==> design/flow/run.sh <==
#!/bin/bash
# the make line also repeats each setting of config.mk as NAME=value (left out here)
make -C /OpenROAD-flow-scripts/flow DESIGN_CONFIG=/design/flow/config.mk WORK_HOME=/design/flow/orfs CLKGATE_MAP_FILE= finish
==> design/flow/config.mk <==
export PLATFORM = sky130hd
export DESIGN_NAME = ALU_TOP
export DESIGN_NICKNAME = ALU_TOP
export VERILOG_FILES = /design/flow/design.v
export SDC_FILE = /design/flow/constraint.sdc
export NUM_CORES = 4
export LEC_CHECK = 0
export CAP_MARGIN = 5
export CELL_PAD_IN_SITES_GLOBAL_PLACEMENT = 0
export CORE_MARGIN = 2
export CORE_UTILIZATION = 66
export CTS_CLUSTER_DIAMETER = 31
export SLEW_MARGIN = 20
export TNS_END_PERCENT = 30
==> design/flow/constraint.sdc <==
create_clock -name core_clock -period 33.9 [get_ports {clk}]
set_input_delay 6.7800 -clock core_clock [delete_from_list [all_inputs] [get_ports {clk}]]
set_output_delay 6.7800 -clock core_clock [all_outputs]
set_load 0.01 [all_outputs]
==> design/flow/design.v <==
`timescale 1ns / 1ps
module decoder(
    input [1:0] in,
    output reg [3:0] out
    );
    always @(*) begin
        case(in)
            2'b00: out = 4'b1000;
            2'b01: out = 4'b0100;
            2'b10: out = 4'b0010;
            2'b11: out = 4'b0001;
        endcase
    end
endmodule
`timescale 1ns / 1ps
module ARITHMATIC_UNIT #(parameter width = 16)(
    input [width - 1:0] A,
    input [width - 1:0] B,
    input [1:0] ALU_FUN,
    input clk,rst,
    input Arith_Enable,
    output reg [width - 1:0] Arith_OUT,
    output reg Carry_OUT,
    output reg Arith_Flag
    );
    always@(posedge clk or negedge rst) begin
        if (!rst) begin
            Arith_OUT <= 0;
            Arith_Flag <= 0;
            Carry_OUT <= 0;        
        end
        else if (Arith_Enable) begin
            Arith_OUT <= 0;
            Carry_OUT <= 0;
            Arith_Flag <= 1;
            case (ALU_FUN)
                2'b00:
                begin
                    {Carry_OUT,Arith_OUT} <= A+B;
                end
                2'b01:
                begin
                    {Carry_OUT,Arith_OUT} <= A-B;
                end
                2'b10:
                begin
                    {Carry_OUT,Arith_OUT} <= A*B;
                end                
                2'b11:
                begin
                    {Carry_OUT,Arith_OUT} <= (B == 0) ? {1'b0, {width{1'b1}}} : A/B;
                end                
            endcase
        end
        else begin
            Arith_OUT <= 0;
            Arith_Flag <= 0;
            Carry_OUT <= 0;            
        end
    end
endmodule
`timescale 1ns / 1ps
module Logic_Unit #(parameter width = 16)(
    input [width - 1:0] A,
    input [width - 1:0] B,
    input [1:0] ALU_FUN,
    input clk,rst,
    input Logic_Enable,
    output reg [width - 1:0] Logic_OUT,
    output reg Logic_Flag
    );
 always@(posedge clk or negedge rst) begin
        if (!rst) begin
            Logic_OUT <= 0;
            Logic_Flag <= 0;
        end
        else if (Logic_Enable) begin
            Logic_OUT <= 0;
            Logic_Flag <= 1;
            case (ALU_FUN)
                2'b00:
                begin
                    Logic_OUT <= A&B;
                end
                2'b01:
                begin
                    Logic_OUT <= A|B;
                end
                2'b10:
                begin
                    Logic_OUT <= ~(A&B);
                end                
                2'b11:
                begin
                    Logic_OUT <= ~(A|B);
                end                
            endcase
        end
        else begin
            Logic_OUT <= 0;
            Logic_Flag <= 0;
        end
    end
endmodule
`timescale 1ns / 1ps
module CMP_Unit #(parameter width = 16)(
    input [width - 1:0] A,
    input [width - 1:0] B,
    input [1:0] ALU_FUN,
    input clk,rst,
    input CMP_Enable,
    output reg [width - 1:0] CMP_OUT,
    output reg CMP_Flag
    );
always@(posedge clk or negedge rst) begin
        if (!rst) begin
            CMP_OUT <= 0;
            CMP_Flag <= 0;
        end
        else if (CMP_Enable) begin
            CMP_OUT <= 0;
            CMP_Flag <= 1;
            case (ALU_FUN)
                2'b00:
                begin
                    CMP_OUT <= 0;
                end
                2'b01:
                begin
                    CMP_OUT <= (A==B);
                end
                2'b10:
                begin
                    CMP_OUT <= (A>B)? 2:0;
                end                
                2'b11:
                begin
                    CMP_OUT <= (A<B)? 3:0;
                end                
            endcase
        end
        else begin
            CMP_OUT <= 0;
            CMP_Flag <= 0;
        end
    end
endmodule
`timescale 1ns / 1ps
module Shift_Unit #(parameter width = 16)(
    input [width - 1:0] A,
    input [width - 1:0] B,
    input [1:0] ALU_FUN,
    input clk,rst,
    input Shift_Enable,
    output reg [width - 1:0] Shift_OUT,
    output reg Shift_Flag
    );
always@(posedge clk or negedge rst) begin
        if (!rst) begin
            Shift_OUT <= 0;
            Shift_Flag <= 0;
        end
        else if (Shift_Enable) begin
            Shift_OUT <= 0;
            Shift_Flag <= 1;
            case (ALU_FUN)
                2'b00:
                begin
                    Shift_OUT <= A>>1;
                end
                2'b01:
                begin
                    Shift_OUT <= A<<1;
                end
                2'b10:
                begin
                    Shift_OUT <= B>>1;
                end                
                2'b11:
                begin
                    Shift_OUT <= B<<1;
                end                
            endcase
        end
        else begin
            Shift_OUT <= 0;
            Shift_Flag <= 0;
        end
    end
endmodule
`timescale 1ns / 1ps
module ALU_TOP #(parameter width = 16)(
    input [width - 1:0] A,
    input [width - 1:0] B,
    input [3:0] ALU_FUN,
    input clk,rst,
    output  [width - 1:0] Arith_OUT,
    output  Carry_OUT,
    output  Arith_Flag,
    output  [width - 1:0] Logic_OUT,
    output  Logic_Flag,
    output  [width - 1:0] CMP_OUT,
    output  CMP_Flag,
    output  [width - 1:0] Shift_OUT,
    output  Shift_Flag
    );
wire [3:0] enables;
decoder d0 (ALU_FUN[3:2],enables);
ARITHMATIC_UNIT #(width) d1 (A,B,ALU_FUN[1:0],clk,rst,enables[3],Arith_OUT,Carry_OUT,Arith_Flag);
Logic_Unit #(width) d2 (A,B,ALU_FUN[1:0],clk,rst,enables[2],Logic_OUT,Logic_Flag);
CMP_Unit #(width) d3 (A,B,ALU_FUN[1:0],clk,rst,enables[1],CMP_OUT,CMP_Flag);
Shift_Unit #(width) d4 (A,B,ALU_FUN[1:0],clk,rst,enables[0],Shift_OUT,Shift_Flag);
endmodule
==> results of run 1 <==
## timing repair
item                                    CTS  global route
hold buffers                              0             0
gates resized                             5            96
endpoints found under the setup margin    1             2
hold endpoints to repair                  0             0
pin swaps                                 0            33
buffers inserted                          0            17
## cell type report
cell class / count / area, um2
repair buffers: 216 / 1880
fillers: 1853 / 5470
clock buffers: 6 / 139
well taps: 324 / 405
inverters: 202 / 758
flip-flops and latches: 55 / 1380
clock inverters: 2 / 16.3
multi-input cells: 1754 / 14300
## through the flow
step                      area (um2)  worst slack (ns)
after floorplan                16400             0.143
after global placement         18100             0.120
after detailed placement       18100            -0.552
after CTS                      18300            0.0394
after global routing           18900            -0.203
final                          18900             0.940
## per-layer routing
metal	vias up	wire length [um]	track usage (%)
met2	1131	24900	68.2
met5	-	10	0
li1	7634	-	-
met4	2	4090	24.1
met1	7828	22300	56.2
met3	315	7410	10.7
==> impl_metrics.env, run 1 <==
# yosys + openroad results
export IMPL_status="finished clean"
export IMPL_cts_made_buffers=5
export IMPL_ys_sh_simple_pct=19.8
export IMPL_slowest_stage="or4_4"
export IMPL_fin_nets=2619
export IMPL_final_max_slew_violation_count=0
export IMPL_logic_family="adder cells"
export IMPL_ys_top_cells_by_count="ha_1, nand2_1, nor2_1, inv_1, a21oi_1"
export IMPL_finalCritPeriodShare_pct=97.2
export IMPL_final_hold_viol_count=0
export IMPL_worst_pin_slew_ns=0.952
export IMPL_netlist_area_mm2=0.0164
export IMPL_drc_errors=0
export IMPL_cts_root_buffer="clkbuf_16"
export IMPL_crit_fanout=15
export IMPL_slowest_delay_ns=0.52
export IMPL_drtAntennaViolNets=0
export IMPL_wire_per_inst_um=23.0
export IMPL_grt_max_degree=72
export IMPL_fmax_mhz=30.3
export IMPL_ys_ff=55
export IMPL_crit_type="in -> reg"
export IMPL_drt_first_pass_iters=6
export IMPL_grt_pass1_vias=16313
export IMPL_crit_top_cell="ha_1"
export IMPL_synth_xor_area_share_pct=7.44
export IMPL_die_area_mm2=0.0261
export IMPL_hpwlAfterDp_um=44000
export IMPL_num_antenna_cells=0
export IMPL_timing_hold_ws_ns=6.51
export IMPL_synth_edff_count=0
export IMPL_fp_coreArea_mm2=0.0243
export IMPL_cp_data_arrival_time_ns=33.14
export IMPL_ys_warn_count=5
export IMPL_path_clk_slew_ns=0.08
export IMPL_ys_sh_adder_pct=30.9
export IMPL_areaGrowthSynthToFinish_pct=15.2
export IMPL_pg_comb_uw=707
export IMPL_pg_seq_uw=72.5
export IMPL_htreeDepth=2
export IMPL_io_pins=107
export IMPL_overflow=0
export IMPL_fp_util_pct=67.3
export IMPL_yosys_most_used_dff="dfrtp_1"
export IMPL_seq_power_share_pct=8.7
export IMPL_dr_first_iter_drc_count=1958
export IMPL_die_h_um=161
export IMPL_crit_path_end_kind="flop"
export IMPL_ys_cells=2100
export IMPL_num_vias=16910
export IMPL_power_uw=833
export IMPL_dpl_cell_count=2534
export IMPL_finalSetupViolCount=0
export IMPL_top_power_group="combinational logic"
export IMPL_clock_sinks=55
export IMPL_ys_chip_area_mm2=0.0164
export IMPL_grt_pass1_wl_um=89600
export IMPL_worstPathRequired_ns=34.08
export IMPL_yosys_area_top_type_share_pct=19.2
export IMPL_most_common_cell="ha_1"
export IMPL_startpoint_type="input pin"
export IMPL_period_minus_slack_ns=32.96
export IMPL_powerDensity_mw_per_mm2=44.2
export IMPL_vias_per_cell=6.61
export IMPL_synth_cell_type_count=94
export IMPL_grtUsageTotal_pct=43.9
export IMPL_synth_top_cell_by_area="ha_1"
export IMPL_yosysSeqAreaShare_pct=8.41
export IMPL_cts_tree="built"
export IMPL_p_sw_share_pct=52.1
export IMPL_vdd_drop_max_uv=52.6
export IMPL_hp_class="in -> async"
export IMPL_yosys_top_cells_area="ha_1, fa_1, dfrtp_1"
export IMPL_tns_ns=0
export IMPL_pg_clk_uw=53.8
export IMPL_p_switching_uw=434
export IMPL_critical_path_top_delay_family="AND-OR/OR-AND gates"
export IMPL_async_flop_share_pct=100
export IMPL_syn_inst=2100
export IMPL_endpoint="d1.Arith_OUT[0]$_DFF_PN0_"
export IMPL_internal_power_uw=399
export IMPL_post_layout_nonfiller_instances=2559
export IMPL_yosys_area_share_aoi_pct=21.2
export IMPL_path_buffers=15
export IMPL_maxCapViolations=0
export IMPL_utilization_pct=77.5
export IMPL_p_comb_share_pct=84.8
export IMPL_gp_congestion=1.08
export IMPL_fp_dieW_um=161
export IMPL_cts_path_max_buffers=2
export IMPL_numPortBuffers=92
export IMPL_power_leakage_uw=0.00885
export IMPL_crit_cells=130
export IMPL_antenna_found_initial=1
export IMPL_clkPwrFrac_pct=6.5
export IMPL_rows=57
export IMPL_warning_count=64
export IMPL_synth_area_per_cell_um2=7.79
export IMPL_slew_headroom_pct=36.4
export IMPL_mux_area_share_pct=4.65
export IMPL_routed_wl_um=58700
export IMPL_crit_start="B[9]"
==> inputs of run 2 (changes only) <==
Settings changed: CAP_MARGIN 5 to 20, CELL_PAD_IN_SITES_GLOBAL_PLACEMENT 0 to 2, CORE_ASPECT_RATIO set to 0.54, CORE_MARGIN 2 to 3, CORE_UTILIZATION 66 to 40, CTS_CLUSTER_DIAMETER 31 to 161, CTS_CLUSTER_SIZE set to 83, GPL_ROUTABILITY_DRIVEN set to 0, MAX_ROUTING_LAYER set to met4, SETUP_SLACK_MARGIN set to 5.0, TNS_END_PERCENT 30 to unset.
Clock period 33.9 ns to 33.0 ns, I/O delays scaled along.
==> run 2 against run 1 <==
- die area is 67% higher
- setup slack improved by 0.65 ns
- clock-buffer cell count fell by 1
- worst hold slack worse by 0.093 ns
- combinational power rose by 9.2%
- area after synthesis unchanged
- critical path type unchanged
- flip-flop count unchanged
- design area increased by 16%
- global-route usage is 10 points lower
- wire length grew 22%
- sequential share of layout area is 1.0 points lower
==> impl_metrics.env, run 2 <==
# yosys + openroad results
export IMPL_numPortBuffers=92
export IMPL_vdd_drop_max_uv=51.4
export IMPL_mux_area_share_pct=4.65
export IMPL_p_sw_share_pct=50.4
export IMPL_ys_cells=2100
export IMPL_slowest_stage="or4_4"
export IMPL_crit_type="in -> reg"
export IMPL_synth_area_per_cell_um2=7.79
export IMPL_most_common_cell="ha_1"
export IMPL_crit_fanout=6
export IMPL_crit_start="B[8]"
export IMPL_powerDensity_mw_per_mm2=41.4
export IMPL_worst_pin_slew_ns=1.07
export IMPL_dpl_cell_area_mm2=0.0191
export IMPL_dr_first_iter_drc_count=1766
export IMPL_die_h_um=155
export IMPL_synth_cell_type_count=94
export IMPL_clock_sinks=55
export IMPL_p_comb_share_pct=84.9
export IMPL_critical_path_top_delay_family="AND-OR/OR-AND gates"
export IMPL_pg_clk_uw=62.2
export IMPL_yosys_area_top_type_share_pct=19.2
export IMPL_drtAntennaViolNets=0
export IMPL_path_buffers=24
export IMPL_fmax_mhz=31.8
export IMPL_wire_per_inst_um=24.6
export IMPL_drc_errors=0
export IMPL_num_antenna_cells=0
export IMPL_io_pins=107
export IMPL_power_leakage_uw=0.00992
export IMPL_ys_top_cells_by_count="ha_1, nand2_1, nor2_1, inv_1, a21oi_1"
export IMPL_finalCritPeriodShare_pct=95.2
export IMPL_top_power_group="combinational logic"
export IMPL_yosys_top_cells_area="ha_1, fa_1, dfrtp_1"
export IMPL_final_hold_viol_count=0
export IMPL_hold_buffers=0
export IMPL_maxCapViolations=0
export IMPL_wl_met1_um=34400
export IMPL_hpwlAfterDp_um=54100
export IMPL_synth_edff_count=0
export IMPL_fp_dieW_um=281
export IMPL_cts_root_buffer="clkbuf_16"
export IMPL_antenna_found_initial=1
export IMPL_crit_path_end_kind="flop"
export IMPL_path_clk_slew_ns=0.07
export IMPL_num_vias=17550
export IMPL_hp_class="in -> async"
export IMPL_clkPwrFrac_pct=6.8
export IMPL_areaGrowthSynthToFinish_pct=34.1
export IMPL_final_max_slew_violation_count=0
export IMPL_wl_met3_um=8030
export IMPL_syn_inst=2100
export IMPL_yosys_most_used_dff="dfrtp_1"
export IMPL_grtUsageTotal_pct=33.5
export IMPL_fp_util_pct=41.3
export IMPL_internal_power_uw=451
export IMPL_dp_slack_ns=-1.19
export IMPL_cts_made_buffers=5
export IMPL_finalSetupViolCount=0
export IMPL_netlist_area_mm2=0.0164
export IMPL_pg_comb_uw=772
export IMPL_cts_tree="built"
export IMPL_pg_seq_uw=74.9
export IMPL_highest_layer="met4"
export IMPL_slowest_delay_ns=0.58
export IMPL_grt_setup_unrepaired="true"
export IMPL_ys_sh_adder_pct=30.9
export IMPL_warning_count=66
export IMPL_p_switching_uw=458
export IMPL_postLayoutCellArea_mm2=0.0219
export IMPL_ys_sh_simple_pct=19.8
export IMPL_period_minus_slack_ns=31.41
export IMPL_worstPathRequired_ns=33.19
export IMPL_yosys_area_share_aoi_pct=21.2
export IMPL_grt_pass1_vias=16952
export IMPL_synth_xor_area_share_pct=7.44
export IMPL_endpoint="d1.Arith_OUT[0]$_DFF_PN0_"
export IMPL_rows=53
export IMPL_async_flop_share_pct=100
export IMPL_overflow=0
export IMPL_fp_coreArea_mm2=0.0396
export IMPL_layout_setup_ws_ns=1.59
export IMPL_cp_data_arrival_time_ns=31.60
export IMPL_drt_first_pass_iters=5
export IMPL_utilization_pct=55.4
export IMPL_grt_max_degree=59
export IMPL_slew_headroom_pct=28.3
export IMPL_cts_path_max_buffers=2
export IMPL_yosysSeqAreaShare_pct=8.41
export IMPL_die_area_mm2=0.0435
export IMPL_htreeDepth=2
export IMPL_synth_top_cell_by_area="ha_1"
export IMPL_ys_warn_count=5
export IMPL_routed_wl_um=72000
export IMPL_startpoint_type="input pin"
export IMPL_grt_pass1_wl_um=107000
export IMPL_dr_wl_met2_um=28700
export IMPL_status="finished clean"
export IMPL_ys_chip_area_mm2=0.0164
export IMPL_crit_top_cell="buf_4"
export IMPL_seq_power_share_pct=8.2
export IMPL_crit_cells=123
export IMPL_vias_per_cell=6.00
export IMPL_logic_family="adder cells"
export IMPL_fin_nets=2790
export IMPL_ys_ff=55
run 2: final cells by class:
class	instances	area, um2
clock buffers	5	125
clock inverters	2	37.5
fillers	3592	17600
inverters	202	769
multi-input cells	1757	15700
flip-flops and latches	55	1380
well taps	522	653
repair buffers	384	3240
run 2: timing repair:
item	in CTS	in global routing
gates resized	206	118
buffers inserted	121	48
pin swaps	125	113
endpoints found under the setup margin	4	3
endpoints found under the hold margin	0	0
cloned	3	1
run 2: metrics by stage:
| stage | std cells | hold slack (ns) | power, uW | setup TNS (ns) |
|---|---|---|---|---|
| floorplan | 2114 | 6.30 | 587 | 0 |
| global placement | 2747 | 6.77 | 769 | -0.848 |
| detailed placement | 2747 | 6.78 | 768 | -1.19 |
| CTS | 2878 | 6.45 | 876 | 0 |
| global route | 2927 | 6.47 | 994 | 0 |
| finish | 2927 | 6.42 | 909 | 0 |
run 2: metal layers:
metal	vias up	GRT usage [%]
li1	7973	-
met1	8632	49.9
met2	868	46.1
met3	77	8.37
met4	0	4.32
met5	-	-
==> inputs of run 3 (changes only) <==
Settings changed: CELL_PAD_IN_SITES_GLOBAL_PLACEMENT 2 to unset, CORE_ASPECT_RATIO 0.54 to unset, CORE_MARGIN 3 to 2, CORE_UTILIZATION 40 to 58, CTS_CLUSTER_DIAMETER 161 to 49, CTS_CLUSTER_SIZE 83 to unset, GPL_ROUTABILITY_DRIVEN 0 to unset, HOLD_SLACK_MARGIN set to -0.09, MAX_ROUTING_LAYER met4 to unset, TNS_END_PERCENT set to 15.
Clock period 33.0 ns to 18.1 ns, I/O delays scaled along.
==> run 3 against run 2 <==
- the layout now fails its checks (setup timing)
- utilization rose by 31 points
- final cell count rose by 7.2%
- via count rose by 19%
- critical endpoint unchanged
- largest power group unchanged
- highest routed layer is now met5
==> impl_metrics.env, run 3 <==
# yosys + openroad results
export IMPL_critical_path_top_delay_family="AND-OR/OR-AND gates"
export IMPL_crit_type="in -> reg"
export IMPL_yosys_area_share_aoi_pct=21.2
export IMPL_timing_hold_ws_ns=3.44
export IMPL_htreeDepth=2
export IMPL_powerDensity_mw_per_mm2=76.2
export IMPL_fp_coreArea_mm2=0.0278
export IMPL_worst_pin_slew_ns=0.889
export IMPL_crit_path_end_kind="flop"
export IMPL_status="complete, but fails checks"
export IMPL_grt_pass1_vias=19954
export IMPL_yosys_top_cells_area="ha_1, fa_1, dfrtp_1"
export IMPL_ys_cells=2100
export IMPL_fmax_mhz=34.3
export IMPL_cp_data_arrival_time_ns=29.35
export IMPL_wire_per_inst_um=25.0
export IMPL_startpoint_type="input pin"
export IMPL_fillCellCount=1512
export IMPL_crit_cells=126
export IMPL_die_area_mm2=0.0296
export IMPL_seq_power_share_pct=7.4
export IMPL_gp_congestion=1.03
export IMPL_synth_cell_type_count=94
export IMPL_synth_top_cell_by_area="ha_1"
export IMPL_hpwlAfterDp_um=51600
export IMPL_violatedChecks="setup timing"
export IMPL_final_max_slew_violation_count=0
export IMPL_cts_root_buffer="clkbuf_16"
export IMPL_grt_max_degree=59
export IMPL_ys_chip_area_mm2=0.0164
export IMPL_fin_nets=3145
export IMPL_pg_clk_uw=105
export IMPL_pg_comb_uw=1590
export IMPL_io_pins=107
export IMPL_clkPwrFrac_pct=5.7
export IMPL_syn_inst=2100
export IMPL_synth_xor_area_share_pct=7.44
export IMPL_grt_setup_unrepaired="true"
export IMPL_p_sw_share_pct=50.8
export IMPL_worstPathRequired_ns=18.33
export IMPL_mux_area_share_pct=4.65
export IMPL_die_h_um=172
export IMPL_top_power_group="combinational logic"
export IMPL_finalSetupViolCount=7
export IMPL_ys_warn_count=5
export IMPL_clock_sinks=55
export IMPL_ys_sh_adder_pct=30.9
export IMPL_crit_fanout=8
export IMPL_slowest_delay_ns=0.64
export IMPL_cts_path_max_buffers=2
export IMPL_final_hold_viol_count=0
export IMPL_slowest_stage="clkdlybuf4s50_1"
export IMPL_synth_area_per_cell_um2=7.79
export IMPL_dp_slack_ns=-11.32
export IMPL_netlist_area_mm2=0.0164
export IMPL_path_buffers=18
export IMPL_synth_edff_count=0
export IMPL_overflow=0
export IMPL_async_flop_share_pct=100
export IMPL_antenna_found_initial=1
export IMPL_layout_setup_ws_ns=-11.02
export IMPL_endpoint="d1.Arith_OUT[0]$_DFF_PN0_"
export IMPL_internal_power_uw=903
export IMPL_dpl_cell_count=3016
export IMPL_num_antenna_cells=0
export IMPL_pg_seq_uw=136
export IMPL_ys_ff=55
export IMPL_dr_first_iter_drc_count=2698
export IMPL_hp_class="in -> async"
export IMPL_grtUsageTotal_pct=47.9
export IMPL_warning_count=69
export IMPL_fp_dieW_um=172
export IMPL_yosys_area_top_type_share_pct=19.2
export IMPL_path_clk_slew_ns=0.09
export IMPL_rows=61
export IMPL_yosys_most_used_dff="dfrtp_1"
export IMPL_utilization_pct=86.7
export IMPL_logic_family="adder cells"
export IMPL_slew_headroom_pct=40.3
export IMPL_logic_area_mm2=0.0155
export IMPL_routed_wl_um=78500
export IMPL_finalCritPeriodShare_pct=161
export IMPL_ys_sh_simple_pct=19.8
export IMPL_p_switching_uw=931
export IMPL_ys_top_cells_by_count="ha_1, nand2_1, nor2_1, inv_1, a21oi_1"
export IMPL_cts_made_buffers=5
export IMPL_fp_util_pct=58.9
export IMPL_seq_area_mm2=0.00138
export IMPL_vias_per_cell=6.67
export IMPL_maxCapViolations=0
export IMPL_areaGrowthSynthToFinish_pct=47.1
export IMPL_period_minus_slack_ns=29.12
export IMPL_yosysSeqAreaShare_pct=8.41
export IMPL_vdd_drop_max_uv=115
export IMPL_grt_pass1_wl_um=109000
export IMPL_p_comb_share_pct=86.9
export IMPL_post_layout_nonfiller_instances=3139
export IMPL_numPortBuffers=92
export IMPL_power_leakage_uw=0.0116
export IMPL_crit_start="B[3]"
export IMPL_drtAntennaViolNets=0
export IMPL_cts_tree="built"
export IMPL_num_vias=20922
export IMPL_drt_first_pass_iters=6
export IMPL_drc_errors=0
export IMPL_most_common_cell="ha_1"
-- run 3: layout make-up --
type / instances / share of cell area [%]
multi-input cells: 1755 / 64.2
repair buffers: 741 / 24.3
flip-flops and latches: 55 / 5.71
inverters: 202 / 3.17
well taps: 378 / 1.96
clock buffers: 5 / 0.519
clock inverters: 3 / 0.119
-- run 3: timing repair --
action / 4_1_cts / 5_1_grt
resized: 161 / 148
gates cloned: 1 / 1
hold buffers: 0 / 0
buffers inserted: 79 / 34
endpoints found under the setup margin: 10 / 10
pin swaps: 116 / 132
-- run 3: layer usage --
metal / GRT usage (%) / vias to the layer above / share of wire (%)
li1: - / 8666 / -
met1: 59.8 / 9643 / 34
met2: 73.9 / 1944 / 42
met3: 12.2 / 667 / 14
met4: 30.5 / 2 / 9.5
met5: 0 / - / 0.017
-- run 3: metrics by stage --
stage / area [um2] / TNS [ns] / power (uW)
2_1_floorplan: 16900 / -35.38 / 1060
3_3_place_gp: 21700 / -38.97 / 1480
3_5_place_dp: 21700 / -42.69 / 1530
4_1_cts: 23100 / -31.96 / 1680
5_1_grt: 24100 / -44.82 / 1930
6_report: 24100 / -40.32 / 1830
==> inputs of run 4 (changes only) <==
Settings changed: ABC_AREA set to 1, CORE_UTILIZATION 58 to 72, CTS_CLUSTER_DIAMETER 49 to 231, CTS_CLUSTER_SIZE set to 98, HOLD_SLACK_MARGIN -0.09 to unset, PLACE_DENSITY set to 0.38, SETUP_SLACK_MARGIN 5.0 to unset, TNS_END_PERCENT 15 to unset.
Clock period 18.1 ns to 33.0 ns, I/O delays scaled along.
==> run 4 against run 3 <==
- synthesized cell count increased by 14%
- critical path depth increased by 85
- critical path type unchanged
- first-iteration DRC count decreased by 34%
- utilization decreased by 1.7 points
- wire length decreased by 29%
- global-route usage decreased by 3.5 points
- non-clock buffer count decreased by 536
- combinational power decreased by about 60%
- the run now finishes clean
==> impl_metrics.env, run 4 <==
# yosys + openroad results
export IMPL_status="finished clean"
export IMPL_postLayoutCellArea_mm2=0.0187
export IMPL_grtUsageTotal_pct=44.5
export IMPL_timing_hold_ws_ns=6.44
export IMPL_wl_met1_um=19600
export IMPL_clock_sinks=55
export IMPL_ys_cells=2386
export IMPL_gp_congestion=1.07
export IMPL_dp_slack_ns=-0.424
export IMPL_fillCellCount=1303
export IMPL_path_clk_slew_ns=0.08
export IMPL_numPortBuffers=92
export IMPL_htreeDepth=2
export IMPL_antenna_found_initial=2
export IMPL_yosysSeqAreaShare_pct=8.47
export IMPL_synth_cell_type_count=65
export IMPL_path_buffers=33
export IMPL_most_common_cell="nand2_1"
export IMPL_internal_power_uw=367
export IMPL_slowest_delay_ns=0.47
export IMPL_ys_chip_area_mm2=0.0163
export IMPL_num_antenna_cells=0
export IMPL_overflow=0
export IMPL_netlist_area_mm2=0.0163
export IMPL_synth_top_cell_by_area="ha_1"
export IMPL_layout_setup_ws_ns=1.31
export IMPL_highest_layer="met5"
export IMPL_wire_per_inst_um=20.0
export IMPL_dr_wl_met2_um=25400
export IMPL_fp_util_pct=73.8
export IMPL_yosys_top_cells_area="ha_1, nand2_1, fa_1"
export IMPL_critical_path_top_delay_family="simple AND/OR/NAND/NOR gates"
export IMPL_syn_inst=2386
export IMPL_synth_xor_area_share_pct=6.09
export IMPL_fp_coreArea_mm2=0.0220
export IMPL_cts_path_max_buffers=2
export IMPL_vdd_drop_max_uv=64.6
export IMPL_finalCritPeriodShare_pct=96.0
export IMPL_p_comb_share_pct=82.2
export IMPL_finalSetupViolCount=0
export IMPL_crit_fanout=10
export IMPL_dpl_cell_area_mm2=0.0175
export IMPL_hp_class="in -> async"
export IMPL_final_hold_viol_count=0
export IMPL_drt_first_pass_iters=7
export IMPL_drc_errors=0
export IMPL_die_area_mm2=0.0238
export IMPL_drtAntennaViolNets=0
export IMPL_pg_comb_uw=642
export IMPL_worst_pin_slew_ns=1.02
export IMPL_routed_wl_um=55900
export IMPL_io_pins=107
export IMPL_ys_sh_adder_pct=31.1
export IMPL_hpwlAfterDp_um=40400
export IMPL_cts_root_buffer="clkbuf_16"
export IMPL_ys_ff=55
export IMPL_ys_sh_simple_pct=23.6
export IMPL_worstPathRequired_ns=33.18
export IMPL_rows=54
export IMPL_fp_dieW_um=154
export IMPL_p_sw_share_pct=53.0
export IMPL_grt_pass1_vias=16687
export IMPL_yosys_area_share_aoi_pct=17.2
export IMPL_ys_warn_count=5
export IMPL_slowest_stage="clkdlybuf4s50_1"
export IMPL_power_leakage_uw=0.0103
export IMPL_wl_met3_um=6730
export IMPL_powerDensity_mw_per_mm2=41.7
export IMPL_die_h_um=154
export IMPL_startpoint_type="input pin"
export IMPL_slew_headroom_pct=31.5
export IMPL_power_uw=781
export IMPL_grt_max_degree=56
export IMPL_mux_area_share_pct=0
export IMPL_dr_first_iter_drc_count=1790
export IMPL_period_minus_slack_ns=31.69
export IMPL_pg_clk_uw=63.9
export IMPL_grt_pass1_wl_um=84400
export IMPL_p_switching_uw=414
export IMPL_crit_type="in -> reg"
export IMPL_yosys_area_top_type_share_pct=19.3
export IMPL_logic_family="adder cells"
export IMPL_async_flop_share_pct=100
export IMPL_num_vias=17444
export IMPL_fmax_mhz=31.6
export IMPL_synth_area_per_cell_um2=6.81
export IMPL_endpoint="d1.Arith_OUT[0]$_DFF_PN0_"
export IMPL_post_layout_nonfiller_instances=2801
export IMPL_areaGrowthSynthToFinish_pct=15.2
export IMPL_warning_count=63
export IMPL_yosys_most_used_dff="dfrtp_1"
export IMPL_vias_per_cell=6.23
export IMPL_crit_start="B[13]"
export IMPL_cp_data_arrival_time_ns=31.87
export IMPL_cts_made_buffers=5
export IMPL_fin_nets=2905
export IMPL_clkPwrFrac_pct=8.2
export IMPL_ys_top_cells_by_count="nand2_1, inv_1, ha_1, a21oi_1, o21ai_0"
export IMPL_crit_cells=211
export IMPL_final_max_slew_violation_count=0
export IMPL_pg_seq_uw=74.9
export IMPL_cts_tree="built"
export IMPL_maxCapViolations=0
export IMPL_dpl_cell_count=2734
export IMPL_top_power_group="combinational logic"
export IMPL_seq_power_share_pct=9.6
export IMPL_crit_path_end_kind="flop"
export IMPL_crit_top_cell="nand2_1"
export IMPL_synth_edff_count=0
==> run 4: repair_timing <==
action	4_1_cts	5_1_grt
hold buffers	0	0
setup buffers	0	53
pin swaps	0	57
setup endpoints to repair	1	2
cloned	1	5
gates resized	3	137
==> run 4: stage by stage <==
step	util [%]	setup TNS [ns]
after floorplan	-	0
after global placement	79.5	0
after detailed placement	79.5	-0.424
after CTS	80.4	0
after global routing	85.0	-0.652
final	85.0	0
==> run 4: routing by layer <==
metal  vias to the layer above  track usage [%]
met4                         2             27.2
met5                         -                0
met2                      1222             74.1
met1                      8024             53.2
li1                       7846                -
met3                       350             8.80
==> run 4: area by class of cell <==
cell class	count	area [um2]	share of cell area, %
multi-input combinational	1804	13400	71.3
timing repair buffer	205	1780	9.48
inverter	446	1690	9.01
sequential	55	1380	7.35
tap	280	350	1.87
clock buffer	6	129	0.688
clock inverter	2	38.8	0.207
timing repair inverter	3	17.5	0.0935
==> inputs of run 5 (changes only) <==
Settings changed: ABC_AREA 1 to unset, CAP_MARGIN 20 to 5, CELL_PAD_IN_SITES_GLOBAL_PLACEMENT set to 1, CORE_UTILIZATION 72 to 55, CTS_CLUSTER_DIAMETER 231 to 251, CTS_CLUSTER_SIZE 98 to 100, PLACE_DENSITY 0.38 to unset, TNS_END_PERCENT set to 30.
Clock period 33.0 ns to 57.9 ns, I/O delays scaled along.
==> run 5 against run 4 <==
- still clean
- global-route usage down 5.6 points
- critical path depth down 94
- synthesized cell count down 12%
- flip-flop count unchanged
- wire length up 7.4%
- clock power down 52%
- first-iteration DRC count down 7.4%
- sequential share of layout area up 0.40 points
- via count down 6.0%
- critical path type unchanged
- largest power group unchanged
==> impl_metrics.env, run 5 <==
# yosys + openroad results
export IMPL_vdd_drop_max_uv=32.0
export IMPL_htreeDepth=2
export IMPL_crit_fanout=26
export IMPL_p_comb_share_pct=84.5
export IMPL_top_power_group="combinational logic"
export IMPL_mux_area_share_pct=4.65
export IMPL_internal_power_uw=226
export IMPL_startpoint_type="input pin"
export IMPL_powerDensity_mw_per_mm2=26.5
export IMPL_die_h_um=177
export IMPL_synth_edff_count=0
export IMPL_clock_sinks=55
export IMPL_fmax_mhz=22.6
export IMPL_pg_clk_uw=30.6
export IMPL_post_cts_setup_buffers=0
export IMPL_synth_cell_type_count=94
export IMPL_async_flop_share_pct=100
export IMPL_most_common_cell="ha_1"
export IMPL_yosys_top_cells_area="ha_1, fa_1, dfrtp_1"
export IMPL_numPortBuffers=92
export IMPL_postLayoutCellArea_mm2=0.0178
export IMPL_drc_errors=0
export IMPL_cts_resized=0
export IMPL_synth_area_per_cell_um2=7.79
export IMPL_cts_tree="built"
export IMPL_maxCapViolations=0
export IMPL_worstPathRequired_ns=58.09
export IMPL_slowest_delay_ns=0.90
export IMPL_fp_coreArea_mm2=0.0295
export IMPL_pg_comb_uw=397
export IMPL_pg_seq_uw=42.3
export IMPL_tns_ns=0
export IMPL_wire_per_inst_um=23.7
export IMPL_synth_top_cell_by_area="ha_1"
export IMPL_final_hold_viol_count=0
export IMPL_finalSetupViolCount=0
export IMPL_ys_sh_simple_pct=19.8
export IMPL_slew_headroom_pct=27.5
export IMPL_final_max_slew_violation_count=0
export IMPL_routed_wl_um=60000
export IMPL_num_vias=16391
export IMPL_antenna_found_initial=2
export IMPL_hpwlAfterDp_um=45100
export IMPL_crit_top_cell="ha_1"
export IMPL_syn_inst=2100
export IMPL_grt_setup_unrepaired="false"
export IMPL_yosys_most_used_dff="dfrtp_1"
export IMPL_die_area_mm2=0.0312
export IMPL_cts_root_buffer="clkbuf_16"
export IMPL_ys_sh_adder_pct=30.9
export IMPL_ys_warn_count=5
export IMPL_grtUsageTotal_pct=38.9
export IMPL_warning_count=63
export IMPL_vias_per_cell=6.46
export IMPL_clkPwrFrac_pct=6.5
export IMPL_areaGrowthSynthToFinish_pct=8.48
export IMPL_endpoint="d1.Arith_OUT[0]$_DFF_PN0_"
export IMPL_path_clk_slew_ns=0.08
export IMPL_critical_path_top_delay_family="AND-OR/OR-AND gates"
export IMPL_dpl_cell_area_mm2=0.0176
export IMPL_gp_congestion=0.993
export IMPL_period_minus_slack_ns=44.21
export IMPL_slowest_stage="o21ai_1"
export IMPL_cts_made_buffers=5
export IMPL_dr_first_iter_drc_count=1657
export IMPL_crit_start="B[14]"
export IMPL_fp_dieW_um=177
export IMPL_ys_chip_area_mm2=0.0164
export IMPL_crit_type="in -> reg"
export IMPL_worst_pin_slew_ns=1.08
export IMPL_seq_power_share_pct=9.0
export IMPL_synth_xor_area_share_pct=7.44
export IMPL_status="finished clean"
export IMPL_crit_path_end_kind="flop"
export IMPL_ys_cells=2100
export IMPL_grt_pass1_vias=16100
export IMPL_finalCritPeriodShare_pct=76.4
export IMPL_crit_cells=117
export IMPL_yosysSeqAreaShare_pct=8.41
export IMPL_p_sw_share_pct=52.0
export IMPL_yosys_area_share_aoi_pct=21.2
export IMPL_cts_path_max_buffers=2
export IMPL_ys_top_cells_by_count="ha_1, nand2_1, nor2_1, inv_1, a21oi_1"
export IMPL_netlist_area_mm2=0.0164
export IMPL_grt_max_degree=59
export IMPL_grt_pass1_wl_um=93000
export IMPL_p_switching_uw=245
export IMPL_path_buffers=4
export IMPL_drtAntennaViolNets=0
export IMPL_power_leakage_uw=0.00832
export IMPL_rows=63
export IMPL_overflow=0
export IMPL_drt_first_pass_iters=6
export IMPL_ys_ff=55
export IMPL_hold_buffers=0
export IMPL_cp_data_arrival_time_ns=44.40
export IMPL_fin_nets=2529
export IMPL_hp_class="in -> async"
export IMPL_logic_family="adder cells"
export IMPL_yosys_area_top_type_share_pct=19.2
export IMPL_io_pins=107
export IMPL_fp_util_pct=55.5
## run 5: layer usage
| layer | GRT usage, % | vias to the layer above | wire [um] |
|---|---|---|---|
| met5 | 0 | - | 0 |
| met4 | 19.3 | 0 | 3500 |
| met3 | 7.75 | 238 | 6370 |
| met2 | 61.4 | 929 | 26200 |
| met1 | 50.6 | 7790 | 24000 |
| li1 | - | 7434 | - |
## run 5: per-stage QoR
stage	util [%]	std cells	power, uW	setup WS (ns)	hold slack, ns
final	60.2	2536	470	13.69	11.38
after global routing	60.2	2535	514	11.05	11.45
after CTS	60.2	2535	462	14.35	11.40
after detailed placement	59.7	2527	429	14.12	11.74
after global placement	59.7	2527	423	14.95	11.73
after floorplan	-	2114	327	19.34	11.28
## run 5: final cells by class
type | count | area, um2
multi-input combinational | 1754 | 13800
fill | 2701 | 11700
sequential | 55 | 1380
timing repair buffer | 126 | 1160
inverter | 202 | 758
tap | 390 | 488
clock buffer | 5 | 125
clock inverter | 3 | 25.0
antenna | 1 | 2.50
==> inputs of run 6 (changes only) <==
Settings changed: CAP_MARGIN 5 to 20, CELL_PAD_IN_SITES_GLOBAL_PLACEMENT 1 to unset, CORE_UTILIZATION 55 to 40, CTS_CLUSTER_DIAMETER 251 to unset, CTS_CLUSTER_SIZE 100 to unset, TNS_END_PERCENT 30 to unset.
Clock period 57.9 ns to 41.3 ns, I/O delays scaled along.
==> run 6 against run 5 <==
- combinational power rose by 39%
- clock-buffer cell count rose by 1
- synthesized cell count did not move
- largest cell class unchanged
- die area rose by 37%
- flip-flop count did not move
- first-iteration DRC count fell by 6.2%
- critical endpoint unchanged
- still clean
==> impl_metrics.env, run 6 <==
# yosys + openroad results
export IMPL_startpoint_type="input pin"
export IMPL_path_buffers=4
export IMPL_top_power_group="combinational logic"
export IMPL_io_pins=107
export IMPL_maxCapViolations=0
export IMPL_powerDensity_mw_per_mm2=36.6
export IMPL_async_flop_share_pct=100
export IMPL_synth_edff_count=0
export IMPL_crit_type="in -> reg"
export IMPL_p_sw_share_pct=51.2
export IMPL_drt_first_pass_iters=6
export IMPL_vdd_drop_max_uv=44.5
export IMPL_yosys_area_share_aoi_pct=21.2
export IMPL_gp_congestion=1.00
export IMPL_pg_clk_uw=47.7
export IMPL_fmax_mhz=25.5
export IMPL_cp_data_arrival_time_ns=39.36
export IMPL_fp_coreArea_mm2=0.0406
export IMPL_status="finished clean"
export IMPL_post_layout_nonfiller_instances=2678
export IMPL_pg_comb_uw=551
export IMPL_critical_path_top_delay_family="AND-OR/OR-AND gates"
export IMPL_pg_seq_uw=59.6
export IMPL_netlist_area_mm2=0.0164
export IMPL_areaGrowthSynthToFinish_pct=9.91
export IMPL_routed_wl_um=59600
export IMPL_grt_setup_unrepaired="false"
export IMPL_fin_nets=2531
export IMPL_cts_root_buffer="clkbuf_16"
export IMPL_syn_inst=2100
export IMPL_dr_first_iter_drc_count=1555
export IMPL_yosys_area_top_type_share_pct=19.2
export IMPL_drtAntennaViolNets=0
export IMPL_htreeDepth=2
export IMPL_p_switching_uw=337
export IMPL_crit_path_end_kind="flop"
export IMPL_slew_headroom_pct=34.8
export IMPL_path_clk_slew_ns=0.08
export IMPL_cts_made_buffers=5
export IMPL_period_minus_slack_ns=39.18
export IMPL_warning_count=61
export IMPL_most_common_cell="ha_1"
export IMPL_hpwlAfterDp_um=44700
export IMPL_numPortBuffers=92
export IMPL_fp_util_pct=40.3
export IMPL_cts_path_max_buffers=2
export IMPL_cts_tree="built"
export IMPL_rows=74
export IMPL_grt_pass1_vias=15546
export IMPL_clkPwrFrac_pct=7.2
export IMPL_synth_top_cell_by_area="ha_1"
export IMPL_clock_sinks=55
export IMPL_yosys_top_cells_area="ha_1, fa_1, dfrtp_1"
export IMPL_antenna_found_initial=0
export IMPL_power_leakage_uw=0.00834
export IMPL_crit_start="B[9]"
export IMPL_ys_top_cells_by_count="ha_1, nand2_1, nor2_1, inv_1, a21oi_1"
export IMPL_p_comb_share_pct=83.7
export IMPL_crit_cells=118
export IMPL_ys_ff=55
export IMPL_finalSetupViolCount=0
export IMPL_dpl_cell_count=2670
export IMPL_ys_sh_simple_pct=19.8
export IMPL_internal_power_uw=322
export IMPL_wire_per_inst_um=22.3
export IMPL_endpoint="d1.Arith_OUT[0]$_DFF_PN0_"
export IMPL_worst_pin_slew_ns=0.978
export IMPL_worstPathRequired_ns=41.48
export IMPL_overflow=0
export IMPL_die_h_um=206
export IMPL_grt_pass1_wl_um=91000
export IMPL_logic_family="adder cells"
export IMPL_crit_top_cell="ha_1"
export IMPL_ys_chip_area_mm2=0.0164
export IMPL_vias_per_cell=6.04
export IMPL_die_area_mm2=0.0426
export IMPL_grtUsageTotal_pct=28.1
export IMPL_seq_power_share_pct=9.1
export IMPL_num_vias=16179
export IMPL_final_max_slew_violation_count=0
export IMPL_yosys_most_used_dff="dfrtp_1"
export IMPL_final_hold_viol_count=0
export IMPL_slowest_delay_ns=0.91
export IMPL_ys_cells=2100
export IMPL_dp_slack_ns=0.914
export IMPL_synth_area_per_cell_um2=7.79
export IMPL_mux_area_share_pct=4.65
export IMPL_hp_class="in -> async"
export IMPL_ys_sh_adder_pct=30.9
export IMPL_yosysSeqAreaShare_pct=8.41
export IMPL_slowest_stage="clkdlybuf4s50_1"
export IMPL_grt_max_degree=59
export IMPL_finalCritPeriodShare_pct=94.9
export IMPL_synth_cell_type_count=94
export IMPL_synth_xor_area_share_pct=7.44
export IMPL_tns_ns=0
export IMPL_ys_warn_count=5
export IMPL_crit_fanout=26
export IMPL_layout_setup_ws_ns=2.12
export IMPL_fp_dieW_um=206
export IMPL_drc_errors=0
export IMPL_num_antenna_cells=0
run 6: final cells by class:
type                    instances  area, um2
fillers                      4042      22700
multi-input cells            1754      13900
repair buffers                128       1180
inverters                     202        758
flip-flops and latches         55       1380
well taps                     532        666
clock inverters                 1       30.0
clock buffers                   6        129
run 6: layer usage:
layer / GRT usage [%] / part of all wire [%]
met4: 8.80 / 3.6
met1: 38.7 / 43
met2: 45.2 / 44
met5: 0 / 0
met3: 4.04 / 8.7
run 6: timing repair:
item | 4_1_cts | 5_1_grt
gates resized | 0 | 6
hold buffers | 0 | 0
endpoints found under the setup margin | 0 | 1
buffers inserted | 0 | 1
run 6: stage by stage:
stage	hold WS (ns)	power [uW]	util [%]	area, um2
floorplan	7.96	458	-	16400
global placement	8.44	594	43.8	17800
detailed placement	8.45	596	43.8	17800
CTS	8.11	650	44.2	17900
global route	8.16	721	44.3	18000
finish	8.08	659	44.3	18000
==> inputs of run 7 (changes only) <==
Settings changed: CELL_PAD_IN_SITES_GLOBAL_PLACEMENT set to 0, CORE_UTILIZATION 40 to 70, CTS_CLUSTER_DIAMETER set to 28, SETUP_SLACK_MARGIN set to -2.0, TNS_END_PERCENT set to 90.
Clock period 41.3 ns to 29.3 ns, I/O delays scaled along.
==> run 7 against run 6 <==
- the flow now stops in 5_1_grt
- area after synthesis did not move
- die area fell by 42%
- synthesized cell count did not move
==> impl_metrics.env, run 7 <==
# implementation run metrics
export IMPL_lastStage="5_1_grt"
export IMPL_ys_chip_area_mm2=0.0164
export IMPL_yosysSeqAreaShare_pct=8.41
export IMPL_syn_inst=2100
export IMPL_async_flop_share_pct=100
export IMPL_hpwlAfterDp_um=52600
export IMPL_die_h_um=157
export IMPL_synth_area_per_cell_um2=7.79
export IMPL_dpl_cell_count=2894
export IMPL_gp_congestion=1.11
export IMPL_synth_edff_count=0
export IMPL_status="did not finish"
export IMPL_cts_made_buffers=5
export IMPL_numPortBuffers=92
export IMPL_fp_coreArea_mm2=0.0228
export IMPL_ys_sh_adder_pct=30.9
export IMPL_synth_top_cell_by_area="ha_1"
export IMPL_ys_sh_simple_pct=19.8
export IMPL_fp_dieW_um=157
export IMPL_fp_util_pct=71.9
export IMPL_error_line="[ERROR GRT-0232] Routing congestion too high. Check the congestion heatmap in the GUI."
export IMPL_cts_root_buffer="clkbuf_16"
export IMPL_htreeDepth=2
export IMPL_mux_area_share_pct=4.65
export IMPL_cts_path_max_buffers=2
export IMPL_dpl_cell_area_mm2=0.0209
export IMPL_most_common_cell="ha_1"
export IMPL_netlist_area_mm2=0.0164
export IMPL_clock_sinks=55
export IMPL_rows=55
export IMPL_logic_family="adder cells"
export IMPL_grtUsageTotal_pct=89.7
export IMPL_yosys_area_share_aoi_pct=21.2
export IMPL_overflow=353
export IMPL_die_area_mm2=0.0246
export IMPL_yosys_area_top_type_share_pct=19.2
export IMPL_yosys_top_cells_area="ha_1, fa_1, dfrtp_1"
export IMPL_dp_slack_ns=-3.18
export IMPL_synth_xor_area_share_pct=7.44
export IMPL_ys_warn_count=5
export IMPL_ys_ff=55
export IMPL_ys_top_cells_by_count="ha_1, nand2_1, nor2_1, inv_1, a21oi_1"
export IMPL_io_pins=107
export IMPL_ys_cells=2100
export IMPL_yosys_most_used_dff="dfrtp_1"
export IMPL_synth_cell_type_count=94
## run 7: metrics by stage
| stage | hold WS [ns] | util [%] | setup TNS (ns) | power (uW) |
|---|---|---|---|---|
| after global placement | 6.01 | 91.9 | -1.83 | 888 |
| after CTS | 5.70 | 93.3 | -2.46 | 1040 |
| after floorplan | 5.56 | - | -2.53 | 649 |
| after detailed placement | 6.03 | 91.9 | -4.79 | 951 |
## run 7: per-layer routing
metal / GRT overflow / GRT usage [%]
met1: 19 / 85.3
met3: 26 / 81.3
met5: 1 / 61.3
met2: 197 / 102
met4: 110 / 95.5
## run 7: repair_timing
action | 4_1_cts
endpoints found under the setup margin | 1
pin swaps | 11
setup buffers | 6
hold buffers | 0
gates resized | 34
cloned | 1
==> inputs of run 8 (changes only) <==
Settings changed: ABC_AREA set to 0, CAP_MARGIN 20 to 10, CELL_PAD_IN_SITES_DETAIL_PLACEMENT set to 1, CELL_PAD_IN_SITES_GLOBAL_PLACEMENT 0 to unset, CORE_UTILIZATION 70 to 60, CTS_CLUSTER_DIAMETER 28 to 122, GPL_TIMING_DRIVEN set to 1, MAX_ROUTING_LAYER set to met4, PLACE_DENSITY set to 0.7, SETUP_SLACK_MARGIN -2.0 to 5.0, SLEW_MARGIN 20 to 25, TNS_END_PERCENT 90 to 40.
Clock period 29.3 ns to 49.5 ns, I/O delays scaled along.
==> run 8 against run 7 <==
- the run again fails in 5_1_grt
- die area up 16%
- area after synthesis unchanged
- synthesized cell count unchanged
==> impl_metrics.env, run 8 <==
# implementation run metrics
export IMPL_synth_cell_type_count=94
export IMPL_yosys_top_cells_area="ha_1, fa_1, dfrtp_1"
export IMPL_ys_cells=2100
export IMPL_rows=60
export IMPL_ys_sh_simple_pct=19.8
export IMPL_cts_path_max_buffers=2
export IMPL_ys_sh_adder_pct=30.9
export IMPL_cts_made_buffers=5
export IMPL_cts_resized=0
export IMPL_error_line="[ERROR GRT-0232] Routing congestion too high. Check the congestion heatmap in the GUI."
export IMPL_most_common_cell="ha_1"
export IMPL_yosysSeqAreaShare_pct=8.41
export IMPL_logic_family="adder cells"
export IMPL_ys_warn_count=5
export IMPL_grtUsageTotal_pct=83.6
export IMPL_ys_top_cells_by_count="ha_1, nand2_1, nor2_1, inv_1, a21oi_1"
export IMPL_io_pins=107
export IMPL_netlist_area_mm2=0.0164
export IMPL_ys_chip_area_mm2=0.0164
export IMPL_synth_xor_area_share_pct=7.44
export IMPL_dpl_cell_area_mm2=0.0175
export IMPL_yosys_most_used_dff="dfrtp_1"
export IMPL_status="did not finish"
export IMPL_numPortBuffers=92
export IMPL_yosys_area_top_type_share_pct=19.2
export IMPL_hpwlAfterDp_um=59300
export IMPL_synth_edff_count=0
export IMPL_fp_dieW_um=169
export IMPL_gp_congestion=1.00
export IMPL_ys_ff=55
export IMPL_cts_root_buffer="clkbuf_16"
export IMPL_yosys_area_share_aoi_pct=21.2
export IMPL_synth_top_cell_by_area="ha_1"
export IMPL_syn_inst=2100
export IMPL_async_flop_share_pct=100
export IMPL_htreeDepth=2
export IMPL_fp_coreArea_mm2=0.0269
export IMPL_synth_area_per_cell_um2=7.79
export IMPL_post_cts_setup_buffers=0
export IMPL_mux_area_share_pct=4.65
export IMPL_fp_util_pct=60.9
export IMPL_die_area_mm2=0.0286
export IMPL_hold_buffers=0
export IMPL_lastStage="5_1_grt"
export IMPL_overflow=97
export IMPL_clock_sinks=55
export IMPL_die_h_um=169
==> run 8: layer usage <==
metal / overflow / global-route usage [%]
met5: - / -
met4: 26 / 80.9
met3: 1 / 71.7
met2: 65 / 95.5
met1: 5 / 82.3
==> run 8: metrics by stage <==
step / utilization (%) / hold WS, ns / setup WS (ns) / cells / total power, uW
3_3_place_gp: 65.2 / 10.06 / 8.62 / 2475 / 493
2_1_floorplan: - / 9.60 / 12.62 / 2114 / 383
4_1_cts: 65.8 / 9.78 / 5.09 / 2483 / 623
3_5_place_dp: 65.2 / 10.07 / 6.38 / 2475 / 541
==> inputs of run 9 (changes only) <==
Settings changed: ABC_AREA 0 to unset, CAP_MARGIN 10 to 5, CELL_PAD_IN_SITES_DETAIL_PLACEMENT 1 to unset, CELL_PAD_IN_SITES_GLOBAL_PLACEMENT set to 0, CORE_UTILIZATION 60 to 68, CTS_CLUSTER_DIAMETER 122 to unset, GPL_TIMING_DRIVEN 1 to unset, MAX_ROUTING_LAYER met4 to unset, PLACE_DENSITY 0.7 to unset, SETUP_SLACK_MARGIN 5.0 to 4.72, SLEW_MARGIN 25 to 20, TNS_END_PERCENT 40 to 90.
Clock period 49.5 ns to 33.4 ns, I/O delays scaled along.
==> run 9 against run 8 <==
- the flow again stops in 5_1_grt
- area after synthesis did not move
- synthesized cell count stayed put
- die area shrank 11%
==> impl_metrics.env, run 9 <==
# implementation run metrics
export IMPL_logic_family="adder cells"
export IMPL_dpl_cell_count=2490
export IMPL_grtUsageTotal_pct=80.5
export IMPL_ys_ff=55
export IMPL_fp_coreArea_mm2=0.0235
export IMPL_fp_util_pct=69.5
export IMPL_syn_inst=2100
export IMPL_overflow=1
export IMPL_mux_area_share_pct=4.65
export IMPL_synth_edff_count=0
export IMPL_numPortBuffers=92
export IMPL_yosys_top_cells_area="ha_1, fa_1, dfrtp_1"
export IMPL_error_line="[ERROR GRT-0232] Routing congestion too high. Check the congestion heatmap in the GUI."
export IMPL_cts_made_buffers=5
export IMPL_hpwlAfterDp_um=45500
export IMPL_rows=56
export IMPL_cts_path_max_buffers=2
export IMPL_io_pins=107
export IMPL_yosys_most_used_dff="dfrtp_1"
export IMPL_yosysSeqAreaShare_pct=8.41
export IMPL_synth_xor_area_share_pct=7.44
export IMPL_htreeDepth=2
export IMPL_gp_congestion=1.04
export IMPL_synth_cell_type_count=94
export IMPL_ys_cells=2100
export IMPL_netlist_area_mm2=0.0164
export IMPL_synth_area_per_cell_um2=7.79
export IMPL_yosys_area_share_aoi_pct=21.2
export IMPL_ys_chip_area_mm2=0.0164
export IMPL_synth_top_cell_by_area="ha_1"
export IMPL_fp_dieW_um=159
export IMPL_most_common_cell="ha_1"
export IMPL_die_h_um=159
export IMPL_lastStage="5_1_grt"
export IMPL_clock_sinks=55
export IMPL_cts_root_buffer="clkbuf_16"
export IMPL_yosys_area_top_type_share_pct=19.2
export IMPL_ys_sh_simple_pct=19.8
export IMPL_async_flop_share_pct=100
export IMPL_ys_sh_adder_pct=30.9
export IMPL_ys_warn_count=5
export IMPL_ys_top_cells_by_count="ha_1, nand2_1, nor2_1, inv_1, a21oi_1"
export IMPL_die_area_mm2=0.0253
export IMPL_status="did not finish"
==> run 9: per-layer routing <==
| metal | GRT usage (%) | overflow |
|---|---|---|
| met1 | 80.3 | 0 |
| met4 | 78.8 | 0 |
| met5 | 39.6 | 0 |
| met3 | 69.9 | 0 |
| met2 | 93.8 | 1 |
==> run 9: repair_timing <==
action / 4_1_cts
endpoints found under the setup margin: 3
resized: 226
hold buffers: 0
pin swaps: 129
gates cloned: 2
buffers inserted: 170
==> run 9: through the flow <==
step | worst slack (ns) | util (%) | setup TNS [ns] | area, um2 | total power, uW
after CTS | 2.71 | 87.6 | 0 | 20600 | 863
after floorplan | 2.84 | - | 0 | 17200 | 580
after detailed placement | -0.339 | 78.1 | -0.339 | 18400 | 767
after global placement | 0.101 | 78.1 | 0 | 18400 | 745
==> inputs of run 10 (changes only) <==
Settings changed: CAP_MARGIN 5 to 20, CELL_PAD_IN_SITES_GLOBAL_PLACEMENT 0 to unset, CORE_UTILIZATION 68 to 40, CTS_CLUSTER_SIZE set to 62, MAX_ROUTING_LAYER set to met4, MIN_ROUTING_LAYER set to met2, SETUP_SLACK_MARGIN 4.72 to unset, SLEW_MARGIN 20 to 10, TNS_END_PERCENT 90 to 75.
Clock period 33.4 ns to 33.0 ns, I/O delays scaled along.
==> run 10 against run 9 <==
- the flow again stops in 5_1_grt
- die area increased by 68%
- area after synthesis is the same
- synthesized cell count is the same
==> impl_metrics.env, run 10 <==
# implementation run metrics
export IMPL_yosys_area_top_type_share_pct=19.2
export IMPL_overflow=4
export IMPL_yosys_most_used_dff="dfrtp_1"
export IMPL_synth_top_cell_by_area="ha_1"
export IMPL_synth_cell_type_count=94
export IMPL_numPortBuffers=92
export IMPL_die_h_um=206
export IMPL_synth_area_per_cell_um2=7.79
export IMPL_ys_top_cells_by_count="ha_1, nand2_1, nor2_1, inv_1, a21oi_1"
export IMPL_status="did not finish"
export IMPL_hold_buffers=0
export IMPL_rows=74
export IMPL_yosys_area_share_aoi_pct=21.2
export IMPL_cts_root_buffer="clkbuf_16"
export IMPL_ys_sh_adder_pct=30.9
export IMPL_grtUsageTotal_pct=57.0
export IMPL_async_flop_share_pct=100
export IMPL_clock_sinks=55
export IMPL_ys_ff=55
export IMPL_fp_coreArea_mm2=0.0406
export IMPL_io_pins=107
export IMPL_netlist_area_mm2=0.0164
export IMPL_hpwlAfterDp_um=53100
export IMPL_synth_xor_area_share_pct=7.44
export IMPL_error_line="[ERROR GRT-0116] Global routing finished with congestion. Check the congestion regions in the DRC Viewer."
export IMPL_yosys_top_cells_area="ha_1, fa_1, dfrtp_1"
export IMPL_syn_inst=2100
export IMPL_cts_path_max_buffers=2
export IMPL_ys_cells=2100
export IMPL_most_common_cell="ha_1"
export IMPL_ys_sh_simple_pct=19.8
export IMPL_gp_congestion=1.02
export IMPL_fp_util_pct=40.3
export IMPL_cts_made_buffers=5
export IMPL_ys_chip_area_mm2=0.0164
export IMPL_htreeDepth=2
export IMPL_logic_family="adder cells"
export IMPL_lastStage="5_1_grt"
export IMPL_die_area_mm2=0.0426
export IMPL_synth_edff_count=0
export IMPL_yosysSeqAreaShare_pct=8.41
export IMPL_fp_dieW_um=206
export IMPL_ys_warn_count=5
export IMPL_mux_area_share_pct=4.65
-- run 10: through the flow --
step | setup TNS (ns) | std cells | setup WS, ns | cell area, um2 | util, %
CTS | 0 | 2819 | 0.0624 | 19100 | 47.0
detailed placement | -1.15 | 2797 | -1.15 | 18800 | 46.2
global placement | -0.934 | 2797 | -0.934 | 18800 | 46.2
floorplan | 0 | 2114 | 0.0545 | 16400 | -
-- run 10: what timing repair did --
item,in CTS
buffers inserted,14
pin swaps,5
setup endpoints to repair,1
gates resized,19
gates cloned,0
-- run 10: routing by layer --
layer	GRT overflow	global-route usage (%)
met1	-	-
met2	0	64.7
met3	4	71.3
met4	0	17.7
met5	-	-
==> inputs of run 11 (changes only) <==
Settings changed: CAP_MARGIN 20 to 25, CELL_PAD_IN_SITES_GLOBAL_PLACEMENT set to 0, CORE_UTILIZATION 40 to 68, CTS_CLUSTER_DIAMETER set to 31, CTS_CLUSTER_SIZE 62 to unset, MAX_ROUTING_LAYER met4 to unset, MIN_ROUTING_LAYER met2 to unset, SLEW_MARGIN 10 to 20, TNS_END_PERCENT 75 to 30.
Clock period 33.0 ns to 28.0 ns, I/O delays scaled along.
==> run 11 against run 10 <==
- the flow again stops in 5_1_grt
- area after synthesis unchanged
- die area is 40% lower
- synthesized cell count did not move
==> impl_metrics.env, run 11 <==
# implementation run metrics
export IMPL_status="did not finish"
export IMPL_lastStage="5_1_grt"
export IMPL_error_line="[ERROR GRT-0116] Global routing finished with congestion. Check the congestion regions in the DRC Viewer."
export IMPL_cts_made_buffers=5
export IMPL_ys_warn_count=5
export IMPL_ys_top_cells_by_count="ha_1, nand2_1, nor2_1, inv_1, a21oi_1"
export IMPL_hold_buffers=0
export IMPL_gp_congestion=1.09
export IMPL_ys_chip_area_mm2=0.0164
export IMPL_yosysSeqAreaShare_pct=8.41
export IMPL_netlist_area_mm2=0.0164
export IMPL_dp_slack_ns=-3.55
export IMPL_overflow=600
export IMPL_die_area_mm2=0.0253
export IMPL_grtUsageTotal_pct=92.0
export IMPL_fp_util_pct=69.5
export IMPL_die_h_um=159
export IMPL_yosys_top_cells_area="ha_1, fa_1, dfrtp_1"
export IMPL_synth_xor_area_share_pct=7.44
export IMPL_io_pins=107
export IMPL_hpwlAfterDp_um=53900
export IMPL_mux_area_share_pct=4.65
export IMPL_ys_cells=2100
export IMPL_cts_path_max_buffers=2
export IMPL_fp_dieW_um=159
export IMPL_ys_sh_simple_pct=19.8
export IMPL_logic_family="adder cells"
export IMPL_rows=56
export IMPL_numPortBuffers=92
export IMPL_most_common_cell="ha_1"
export IMPL_synth_cell_type_count=94
export IMPL_synth_top_cell_by_area="ha_1"
export IMPL_clock_sinks=55
export IMPL_ys_sh_adder_pct=30.9
export IMPL_yosys_area_share_aoi_pct=21.2
export IMPL_cts_root_buffer="clkbuf_16"
export IMPL_async_flop_share_pct=100
export IMPL_syn_inst=2100
export IMPL_htreeDepth=2
export IMPL_fp_coreArea_mm2=0.0235
export IMPL_yosys_most_used_dff="dfrtp_1"
export IMPL_dpl_cell_count=2919
export IMPL_yosys_area_top_type_share_pct=19.2
export IMPL_synth_area_per_cell_um2=7.79
export IMPL_synth_edff_count=0
export IMPL_ys_ff=55
==> run 11: routing by layer <==
metal  global-route usage (%)  overflow
met5                     54.0         5
met4                     97.9       194
met3                     83.6        24
met2                      104       346
met1                     88.1        31
==> run 11: what timing repair did <==
action / 4_1_cts
setup buffers: 91
pin swaps: 104
gates resized: 134
gates cloned: 2
endpoints found under the setup margin: 3
==> run 11: through the flow <==
step | area [um2] | power, uW
4_1_cts | 22900 | 1140
3_5_place_dp | 21400 | 1010
2_1_floorplan | 16900 | 685
3_3_place_gp | 21300 | 937
==> inputs of run 12 (changes only) <==
Settings changed: CAP_MARGIN 25 to 20, CELL_PAD_IN_SITES_GLOBAL_PLACEMENT 0 to unset, CTS_CLUSTER_SIZE set to 39, HOLD_SLACK_MARGIN set to -0.08, SETUP_SLACK_MARGIN set to 4.21, TNS_END_PERCENT 30 to unset.
Clock period 28.0 ns to 32.5 ns, I/O delays scaled along.
==> run 12 against run 11 <==
- now fails the layout checks on setup timing
- die area is the same
- area after synthesis is the same
- synthesized cell count is the same
==> impl_metrics.env, run 12 <==
# yosys + openroad results
export IMPL_cp_data_arrival_time_ns=33.68
export IMPL_synth_xor_area_share_pct=7.44
export IMPL_finalSetupViolCount=1
export IMPL_synth_edff_count=0
export IMPL_pg_clk_uw=50.3
export IMPL_worstPathRequired_ns=32.67
export IMPL_cts_path_max_buffers=2
export IMPL_fp_dieW_um=159
export IMPL_p_sw_share_pct=53.0
export IMPL_netlist_area_mm2=0.0164
export IMPL_wl_met3_um=14500
export IMPL_yosysSeqAreaShare_pct=8.41
export IMPL_hpwlAfterDp_um=45200
export IMPL_fillCellCount=1047
export IMPL_mux_area_share_pct=4.65
export IMPL_yosys_area_top_type_share_pct=19.2
export IMPL_path_buffers=15
export IMPL_synth_cell_type_count=94
export IMPL_rows=56
export IMPL_worst_pin_slew_ns=1.26
export IMPL_slowest_stage="or4_4"
export IMPL_fmax_mhz=29.8
export IMPL_yosys_area_share_aoi_pct=21.2
export IMPL_synth_top_cell_by_area="ha_1"
export IMPL_highest_layer="met5"
export IMPL_cts_tree="built"
export IMPL_clock_sinks=55
export IMPL_async_flop_share_pct=100
export IMPL_overflow=0
export IMPL_final_hold_viol_count=0
export IMPL_die_h_um=159
export IMPL_drtAntennaViolNets=0
export IMPL_vdd_drop_max_uv=64.0
export IMPL_die_area_mm2=0.0253
export IMPL_logic_family="adder cells"
export IMPL_postLayoutCellArea_mm2=0.0213
export IMPL_grt_max_degree=59
export IMPL_final_max_slew_violation_count=0
export IMPL_grt_pass1_wl_um=102000
export IMPL_finalCritPeriodShare_pct=103
export IMPL_pg_seq_uw=75.7
export IMPL_ys_warn_count=5
export IMPL_wl_met1_um=23900
export IMPL_path_clk_slew_ns=0.06
export IMPL_clkPwrFrac_pct=5.2
export IMPL_crit_path_end_kind="flop"
export IMPL_ys_ff=55
export IMPL_ys_sh_simple_pct=19.8
export IMPL_most_common_cell="ha_1"
export IMPL_violatedChecks="setup timing"
export IMPL_pg_comb_uw=837
export IMPL_syn_inst=2100
export IMPL_slew_headroom_pct=15.3
export IMPL_drt_first_pass_iters=30
export IMPL_wire_per_inst_um=29.2
export IMPL_internal_power_uw=453
export IMPL_endpoint="d1.Arith_OUT[0]$_DFF_PN0_"
export IMPL_warning_count=66
export IMPL_io_pins=107
export IMPL_seq_power_share_pct=7.9
export IMPL_cts_root_buffer="clkbuf_16"
export IMPL_ys_sh_adder_pct=30.9
export IMPL_dpl_cell_count=2533
export IMPL_hp_class="in -> async"
export IMPL_p_switching_uw=510
export IMPL_crit_top_cell="buf_4"
export IMPL_gp_congestion=1.08
export IMPL_powerDensity_mw_per_mm2=45.3
export IMPL_yosys_top_cells_area="ha_1, fa_1, dfrtp_1"
export IMPL_fp_util_pct=69.5
export IMPL_routed_wl_um=79100
export IMPL_drc_errors=0
export IMPL_hold_buffers=0
export IMPL_dr_first_iter_drc_count=4432
export IMPL_status="complete, but fails checks"
export IMPL_p_comb_share_pct=86.9
export IMPL_maxCapViolations=0
export IMPL_areaGrowthSynthToFinish_pct=29.9
export IMPL_layout_setup_ws_ns=-1.02
export IMPL_timing_hold_ws_ns=6.23
export IMPL_antenna_found_initial=4
export IMPL_yosys_most_used_dff="dfrtp_1"
export IMPL_power_leakage_uw=0.00977
export IMPL_fp_coreArea_mm2=0.0235
export IMPL_ys_cells=2100
export IMPL_crit_cells=123
export IMPL_synth_area_per_cell_um2=7.79
export IMPL_numPortBuffers=92
export IMPL_num_vias=20844
export IMPL_htreeDepth=2
export IMPL_crit_fanout=9
export IMPL_dr_wl_met2_um=30100
export IMPL_crit_type="in -> reg"
export IMPL_cts_made_buffers=5
export IMPL_grt_pass1_vias=19063
export IMPL_startpoint_type="input pin"
export IMPL_grt_setup_unrepaired="true"
export IMPL_ys_top_cells_by_count="ha_1, nand2_1, nor2_1, inv_1, a21oi_1"
export IMPL_fin_nets=2771
export IMPL_critical_path_top_delay_family="AND-OR/OR-AND gates"
export IMPL_top_power_group="combinational logic"
export IMPL_slowest_delay_ns=0.57
export IMPL_vias_per_cell=7.69
export IMPL_grtUsageTotal_pct=50.6
export IMPL_dpl_cell_area_mm2=0.0187
export IMPL_period_minus_slack_ns=33.52
export IMPL_crit_start="B[9]"
export IMPL_ys_chip_area_mm2=0.0164
export IMPL_post_layout_nonfiller_instances=2709
[run 12: timing repair]
item,in CTS,in global routing
pin swaps,115,83
cloned,6,1
resized,177,104
buffers inserted,117,41
endpoints found under the setup margin,3,3
[run 12: final cells by class]
class                      instances  area, um2  area share (%)
timing repair buffer             363       3000            14.1
tap                              319        399            1.88
multi-input combinational       1759      15600            73.3
inverter                         202        767            3.61
sequential                        55       1380            6.47
antenna                            3       7.51          0.0353
clock buffer                       7        133           0.624
clock inverter                     1       5.00          0.0235
[run 12: per-stage QoR]
step                      setup TNS, ns  worst slack (ns)  power [uW]  utilization, %
after floorplan                       0              2.12         596               -
after global placement                0             0.262         756            79.5
after detailed placement         -0.710            -0.710         779            79.5
after CTS                             0              2.06         864            86.4
after global routing              -1.93             -1.70        1000            90.3
final                             -1.02             -1.02         963            90.3
[run 12: layer usage]
layer,up-vias,GRT usage (%)
li1,7922,-
met1,9145,60.1
met2,2580,77.3
met3,1191,15.7
met4,6,37.7
met5,-,0
Power is estimated from default activity; no workload was simulated.
